indigo:
// copyEngine
module copyEngine  #(
    parameter DATA_WIDTH       = 64,
    parameter ADDR_WIDTH       = 32,
    parameter LEN              = 16,
    parameter FULL_WORD_SIZE   = DATA_WIDTH / 8
) (
    input                             rstn,
    input                             clk,
    input                             src_dw_sel_i, 
    input                             dst_dw_sel_i, 
    input                             copy_i,
    input                             set_i,
    input        [7:0]                setVal_i,
    input                             flush_i,
    input        [LEN-1:0]            len_i,
    input        [ADDR_WIDTH-1:0]     src_i,
    input        [ADDR_WIDTH-1:0]     dst_i,
    output logic                      done_o,
    output logic                      mem_re_r,
    output logic [ADDR_WIDTH-1:0]     mem_rad_r,
    input                             mem_rreq_rdy,
    input        [DATA_WIDTH-1:0]     mem_rdat,
    input                             mem_rdat_rdy,
    output logic [FULL_WORD_SIZE-1:0] mem_bwe_r,
    output logic [ADDR_WIDTH-1:0]     mem_wad_r,
    output logic [DATA_WIDTH-1:0]     mem_wdat_r,
    input                             mem_wreq_rdy,
    output logic                      flush_r,
    output logic [ADDR_WIDTH-1:0]     cmd_adr_r,
    input                             cmd_rdy
);
    localparam int WORD_SIZE = FULL_WORD_SIZE / 2;
    localparam int RD_FIFO_DW = 32;
    localparam int RD_FIFO_AW = 4;
    localparam int BYTE_SHIFT = $clog2(FULL_WORD_SIZE);
    localparam int LOG_BYTE_SHIFT = $clog2(BYTE_SHIFT);
    localparam int ALIGN_BUF_SIZE = 2*RD_FIFO_DW;
    localparam int ALIGN_BUF_SIZE_BYTES = ALIGN_BUF_SIZE / 8;
    localparam int LOG_ALIGN_BUF_SIZE = $clog2(ALIGN_BUF_SIZE);
    localparam int LOG_ALIGN_BUF_SIZE_BYTES = $clog2(ALIGN_BUF_SIZE_BYTES);
  ...
Settings: LEC_CHECK=0, CAP_MARGIN=40, CELL_PAD_IN_SITES_DETAIL_PLACEMENT=1, CORE_MARGIN=9, CORE_UTILIZATION=69, CTS_CLUSTER_DIAMETER=317, GPL_ROUTABILITY_DRIVEN=0, GPL_TIMING_DRIVEN=0, HOLD_SLACK_MARGIN=-0.05, MAX_ROUTING_LAYER=met4, MIN_ROUTING_LAYER=met1, SLEW_MARGIN=20; clock period 11.0 ns.
run.sh (not shown) runs the stock make flow with config.mk's settings and CLKGATE_MAP_FILE=.
indigo: it failed with a tool error in detailed placement (3_5_place_dp), so there are no final results.
The following lists how willow was set up differently from indigo:
Settings: HOLD_SLACK_MARGIN no longer set, was -0.05; CTS_CLUSTER_DIAMETER no longer set, was 317; CELL_PAD_IN_SITES_DETAIL_PLACEMENT no longer set, was 1; CTS_CLUSTER_SIZE now 10, previously not set; CAP_MARGIN now 20, was 40; GPL_TIMING_DRIVEN no longer set, was 0; GPL_ROUTABILITY_DRIVEN no longer set, was 0; CORE_UTILIZATION now 72, was 69; MAX_ROUTING_LAYER no longer set, was met4; MIN_ROUTING_LAYER no longer set, was met1; ABC_AREA now 1, previously not set; CORE_MARGIN now 2, was 9; the clock period (ns, I/O delays scaled along) now 2.35, was 11.0.
### Flow results
willow is listed as incomplete: the tool reported an error in global routing (5_1_grt) and the run ended there.
On adder-cell share of the synthesized area, willow and indigo are neck and neck.
Number of cells produced by synthesis: willow and indigo compared, higher one is willow
Comparing willow with indigo, the number of rows created at floorplan came out essentially unchanged.
Going from indigo to willow, die area shrank by more than 10%.
Taking indigo as the reference point, the post-synthesis instance area of willow rises by about 3.8%.
Looking at chip area estimate from yosys synthesis, willow sits about 3.8% above indigo.
Compared with indigo, floorplan die height in willow decreased by a few percent.
Setup changes, willow to sierra
Settings: clearing CTS_CLUSTER_SIZE, which used to be 10; putting CORE_ASPECT_RATIO at 1.42 where nothing was set; swapping 2.35 for 3.77 in the clock period (ns, I/O delays scaled along).
willow -> sierra: die footprint flat. Going from willow to sierra, number of placed instances, taps included fell 278; placed cell area has decreased. sierra got as far as global routing (5_1_grt), where a tool error ended the run. Comparing sierra and willow, the lower post-cts hold-fix buffer tally was measured on sierra.
